==> inputs of run a <==
==> flow/design.v <==
module tpumac
 #(parameter BITS_AB=8,
   parameter BITS_C=16)
  (
   input clk, rst_n, WrEn, en,
   input signed [BITS_AB-1:0] Ain,
   input signed [BITS_AB-1:0] Bin,
   input signed [BITS_C-1:0] Cin,
   output reg signed [BITS_AB-1:0] Aout,
   output reg signed [BITS_AB-1:0] Bout,
   output reg signed [BITS_C-1:0] Cout
  );
  reg signed [BITS_C-1:0] Mult;
  reg [BITS_C-1:0] Adder, CMux;
  assign Mult = Ain * Bin;
  assign Adder = Mult + Cout;
  assign CMux = WrEn ? Cin : Adder;
  always@(posedge clk, negedge rst_n) begin
	if (!rst_n) begin
		Aout <= '0;
		Bout <= '0;
		Cout <= '0;
	end
	else if (en) begin
		Aout <= Ain;
		Bout <= Bin;
		Cout <= CMux;
	end
  end
endmodule
==> flow/run.sh <==
#!/bin/bash
# the make line also repeats each setting of config.mk as NAME=value (left out here)
make -C /OpenROAD-flow-scripts/flow DESIGN_CONFIG=/design/flow/config.mk WORK_HOME=/design/flow/orfs CLKGATE_MAP_FILE= finish
==> flow/config.mk <==
export PLATFORM = sky130hd
export DESIGN_NAME = tpumac
export DESIGN_NICKNAME = tpumac
export VERILOG_FILES = /design/flow/design.v
export SDC_FILE = /design/flow/constraint.sdc
export NUM_CORES = 4
export LEC_CHECK = 0
export ABC_AREA = 1
export CAP_MARGIN = 20
export CORE_MARGIN = 2
export CORE_UTILIZATION = 71
export SETUP_SLACK_MARGIN = 0.27
export SLEW_MARGIN = 20
==> flow/constraint.sdc <==
create_clock -name core_clock -period 1.79 [get_ports {clk}]
set_input_delay 0.3580 -clock core_clock [delete_from_list [all_inputs] [get_ports {clk}]]
set_output_delay 0.3580 -clock core_clock [all_outputs]
set_load 0.01 [all_outputs]
==> run b: changes against run a <==
- ABC_AREA: 1 -> unset
- CORE_UTILIZATION: 71 -> 40
- PLACE_DENSITY_LB_ADDON: unset -> 0.06
- SETUP_SLACK_MARGIN: 0.27 -> -0.24
==> flow/constraint.sdc (replaced) <==
create_clock -name core_clock -period 5.2 [get_ports {clk}]
set_input_delay 1.0400 -clock core_clock [delete_from_list [all_inputs] [get_ports {clk}]]
set_output_delay 1.0400 -clock core_clock [all_outputs]
set_load 0.01 [all_outputs]
==> results <==
| item | run b | run a |
|---|---|---|
| # Cells Yosys | 406 | 565 |
| Count of different cell masters after synthesis | 33 | 32 |
| Top-area cell share | 34.0% | 31.8% |
| AND/OR/NAND/NOR Cells, Area Fraction | 11.3% | 20.2% |
| Post-synth mux share | 6.22% | 0% |
| Most popular library cell in the synthesized design by count | sky130_fd_sc_hd__inv_1 | sky130_fd_sc_hd__nand2_1 |
| Total die area | 11300 um^2 | 6950 um^2 |
| Mean cell area of the mapped netlist | 10.3 um^2 | 7.91 um^2 |
| Xor-xnor portion of the synthesized cell area | 3.98% | 1.37% |
| AO/OA Area Share | 6.58% | 5.57% |
| Final weighted congestion of routability-driven global placement | 0.853 | 0.961 |
| Vertical extent of the die | 106 um | 83.4 um |
| Area share of fa/ha/maj cells after synthesis | 45.0% | 42.1% |
| Register area share after synthesis | 19.1% | 17.9% |
| Syn nets | 550 | 709 |
| Mapped cell area | 4180 um^2 | 4470 um^2 |
| Die width | 106 um | 83.4 um |
| Gate count of the mapped netlist | 406 | 565 |
| Yosys-reported design area after synthesis | 4180 um^2 | 4470 um^2 |
| Site row count | 37 | 28 |
| Outcome | complete, but fails checks | did not finish |
| Stage where the flow stopped | - | 3_5_place_dp |
| Layout check failures | negative setup slack | - |
| FP Core Util | 40.9% | 74.6% |
| Placeable core region | 10200 um^2 | 5990 um^2 |

---

==> trial 17 <==
RTL: the design.v shown in full above, as it stands there.
clock: 3.67 ns
lec_check: 0
abc_area: 1
cap_margin: 20
core_margin: 2
core_utilization: 30
cts_cluster_diameter: 297
gpl_timing_driven: 0
setup_slack_margin: 0.75
slew_margin: 20
run.sh (not shown) runs the stock make flow with config.mk's settings and CLKGATE_MAP_FILE=.
==> inputs of build 38, as changes to trial 17 <==
Settings changed: CORE_UTILIZATION 30 to 58, CTS_CLUSTER_DIAMETER 297 to 398, CTS_CLUSTER_SIZE set to 73, GPL_TIMING_DRIVEN 0 to not set, SETUP_SLACK_MARGIN 0.75 to not set.
==> flow/constraint.sdc (replaced) <==
create_clock -name core_clock -period 4.1 [get_ports {clk}]
set_input_delay 0.8200 -clock core_clock [delete_from_list [all_inputs] [get_ports {clk}]]
set_output_delay 0.8200 -clock core_clock [all_outputs]
set_load 0.01 [all_outputs]
==> inputs of trial 12, as changes to trial 17 <==
Settings changed: ABC_AREA 1 to not set, CELL_PAD_IN_SITES_DETAIL_PLACEMENT set to 2, CELL_PAD_IN_SITES_GLOBAL_PLACEMENT set to 1, CTS_CLUSTER_DIAMETER 297 to 246, CTS_CLUSTER_SIZE set to 66, GPL_ROUTABILITY_DRIVEN set to 1, PLACE_DENSITY set to 0.77, SETUP_SLACK_MARGIN 0.75 to not set, TNS_END_PERCENT set to 60.
==> results <==
- In sequential cell count, trial 12 and trial 17 do not differ.
- Trial 17 completed and failed the layout checks on negative setup slack. Build 38 finished but failed the layout checks on negative setup slack. Trial 12 finished but fails on negative setup slack.
- Utilization, highest first: build 38, trial 17, trial 12.
- Setup slack, lowest first: trial 12, trial 17, build 38.
- Clock skew: trial 12 < trial 17 < build 38.
- In build 38 the synthesized cell count is larger than in trial 12, by 39%.
==> figures <==
quantity                                                         trial 17                  build 38                  trial 12
Status                                           finished with violations  finished with violations  finished with violations
Reasons for failing layout checks                    negative setup slack      negative setup slack      negative setup slack
Worst endpoint required time                                      3850 ps                   4280 ps                   3800 ps
Final TNS setup                                                  -7011 ps                  -4553 ps                 -11810 ps
HPWL reported at the end of detailed placement                   9.542 mm                  9.279 mm                  11.13 mm
Average wire per cell in the routed design                       14.21 µm                  15.71 µm                  22.64 µm
Met1 Usage GRT                                                     0.2153                    0.3685                    0.2150
FF-to-FF setup slack                                              -550 ps                   -150 ps                   -970 ps
Via count of the first global-routing pass                           3997                      4288                      4041
Mux share                                                               0                         0                   0.06222
Chip area from the yosys synthesis statistics                    4471 µm²                  4471 µm²                  4183 µm²
Ratio of layout area to synthesized area                          1.3857x                   1.3985x                   1.3497x
Post-route standard cell area excluding fillers                  6195 µm²                  6252 µm²                  5645 µm²
Number of post-CTS setup repair buffers                                10                         6                        10
Filler cell count in the final layout                                1448                       476                      1466
Post-detailed-route via-to-cell ratio                               4.525                     5.132                     4.963
